==> flow/design.v <==
module gca_dlnv(
    input [31:0]    coord0,
    input [31:0]    coord1,
    input           ld,
    input           step,
    input           CLK,
    output          FC,
    output [20:0]   ADDR
);
    reg         [15:0] x0;
    reg         [15:0] y0;
    wire        [15:0] x1;
    wire        [15:0] y1;
    reg  signed [15:0] dx, dy;
    reg  signed [15:0] sx, sy;
    reg  signed [15:0] error;
    wire signed [15:0] e2;
    assign x1 = {5'b0, coord1[10:0]};
    assign y1 = {6'b0, coord1[20:11]};
    assign e2 = error <<< 1;
    assign ADDR = {y0[9:0], x0[10:0]};
    assign FC = !ld && (x0 == x1 && y0 == y1 || e2 >= dy && x0 == x1 || e2 <= dx && y0 == y1);
    always @(posedge CLK) begin
        if(ld) begin
            x0 <= {5'b0, coord0[10:0]};
            y0 <= {6'b0, coord0[20:11]};
            sx <= (x0 > x1) ? -16'd1 : 16'd1;
            sy <= (y0 > y1) ? -16'd1 : 16'd1;
            dx <= (x0 < x1) ? (x1 - x0) : (x0 - x1);
            dy <= (y1 < y0) ? (y1 - y0) : (y0 - y1);
            error <= dx + dy;
        end
        if(step && !ld) begin
            if(e2 >= dy) x0 <= x0 + sx;
            if(e2 <= dx) y0 <= y0 + sy;
            if(e2 >= dy && e2 <= dx)
                error <= error + dx + dy;
            else if(e2 >= dy)
                error <= error + dy;
            else if(e2 <= dx)
                error <= error + dx;
        end
    end
endmodule
Settings: LEC_CHECK=0, CAP_MARGIN=20, CELL_PAD_IN_SITES_GLOBAL_PLACEMENT=1, CORE_ASPECT_RATIO=0.74, CORE_MARGIN=2, CORE_UTILIZATION=42, CTS_CLUSTER_DIAMETER=131, CTS_CLUSTER_SIZE=89, PLACE_DENSITY_LB_ADDON=0.23, SLEW_MARGIN=20, TNS_END_PERCENT=10; clock period 3.22 ns.
run.sh (not shown) runs the stock make flow with config.mk's settings and CLKGATE_MAP_FILE=.
The first run finished but failed the layout checks on negative setup slack.
Then changed:
==> flow/config.mk (replaced) <==
export PLATFORM = sky130hd
export DESIGN_NAME = gca_dlnv
export DESIGN_NICKNAME = gca_dlnv
export VERILOG_FILES = /design/flow/design.v
export SDC_FILE = /design/flow/constraint.sdc
export NUM_CORES = 4
export LEC_CHECK = 0
export CAP_MARGIN = 15
export CORE_MARGIN = 2
export CORE_UTILIZATION = 72
export SETUP_SLACK_MARGIN = -0.27
export SLEW_MARGIN = 20
==> flow/constraint.sdc (replaced) <==
create_clock -name core_clock -period 3.9 [get_ports {CLK}]
set_input_delay 0.7800 -clock core_clock [delete_from_list [all_inputs] [get_ports {CLK}]]
set_output_delay 0.7800 -clock core_clock [all_outputs]
set_load 0.01 [all_outputs]
After rerunning: The new run completed, yet does not pass: negative setup slack. Cell area falls by 12%. Core utilization climbs by 29 points. Setup slack gains 0.47 ns. Non-clock buffer count came out lower by 156. Critical path depth went down by 7. Clock skew is about the same. Die area came out lower by 41%. Routed wire length fell by 9.6%. Flip-flop count is unchanged.

Starts from the design.v that is shown in full above.
Settings: LEC_CHECK=0, ABC_AREA=1, CAP_MARGIN=10, CELL_PAD_IN_SITES_DETAIL_PLACEMENT=2, CELL_PAD_IN_SITES_GLOBAL_PLACEMENT=2, CORE_ASPECT_RATIO=0.57, CORE_MARGIN=7, CORE_UTILIZATION=23, CTS_CLUSTER_SIZE=98, HOLD_SLACK_MARGIN=0.06, MAX_ROUTING_LAYER=met4, MIN_ROUTING_LAYER=met1, PLACE_DENSITY_LB_ADDON=0.14, SLEW_MARGIN=10, TNS_END_PERCENT=80; clock period 6.99 ns.
Next try:
- ABC_AREA: 1 -> unset
- CAP_MARGIN: 10 -> 20
- CELL_PAD_IN_SITES_DETAIL_PLACEMENT: 2 -> unset
- CELL_PAD_IN_SITES_GLOBAL_PLACEMENT: 2 -> unset
- CORE_ASPECT_RATIO: 0.57 -> unset
- CORE_MARGIN: 7 -> 2
- CORE_UTILIZATION: 23 -> 51
- CTS_CLUSTER_SIZE: 98 -> unset
- HOLD_SLACK_MARGIN: 0.06 -> unset
- MAX_ROUTING_LAYER: met4 -> unset
- MIN_ROUTING_LAYER: met1 -> unset
- PLACE_DENSITY_LB_ADDON: 0.14 -> unset
- SLEW_MARGIN: 10 -> 20
- TNS_END_PERCENT: 80 -> unset
- clock period: 6.99 -> 4.06 ns (I/O delays scaled with it)
Result: The changed run finished clean; final cell count went down by about 30%; final area came out lower by about 6%; wire length is lower by 45%; worst setup slack is worse by 1.1 ns; critical path depth went up by 5; first-iteration DRC count goes down by 28%.

RTL: the design.v shown in full above, as it stands there.
clock: 5.0 ns
lec_check: 0
cap_margin: 20
core_margin: 2
core_utilization: 30
cts_cluster_diameter: 395
cts_cluster_size: 15
hold_slack_margin: -0.09
place_density_lb_addon: 0.12
slew_margin: 0
tns_end_percent: 5
The baseline produced a clean layout.
Then changed:
Settings changed: CORE_UTILIZATION 30 to 40, CTS_CLUSTER_DIAMETER 395 to default, CTS_CLUSTER_SIZE 15 to default, HOLD_SLACK_MARGIN -0.09 to default, PLACE_DENSITY_LB_ADDON 0.12 to default, SLEW_MARGIN 0 to 20, TNS_END_PERCENT 5 to default.
- clock skew stays flat
- fmax rises slightly
- via count rises by a few percent
- global-route usage rises by 4.0 points
- final cell count falls by a little under a tenth
- core utilization rises by 11 points
- wire length falls by a little under a tenth
- final area falls slightly
Then changed:
Settings changed: CORE_UTILIZATION 40 to 11.
Clock period 5.0 ns to 5.19 ns, I/O delays scaled along.
Outcome: Cell count goes up by 56%. Cell area goes up by about 10%. Wire length goes up by 3.0%. Die size goes up to 3.6 times its value. Count of clock-buffer cells in the layout goes down by 1.
Then changed:
Settings changed: ABC_AREA from default to 1, CORE_UTILIZATION 11 to 60, CTS_CLUSTER_DIAMETER from default to 94.
Clock period 5.19 ns to 2.75 ns, I/O delays scaled along.
Outcome: The new run ran to the end with violations: setup timing. Final cell count went down by 14%. Utilization goes up by 69 points. Critical path depth increases by 8. Non-clock buffer count rose by 236. Die size went down by 80%.
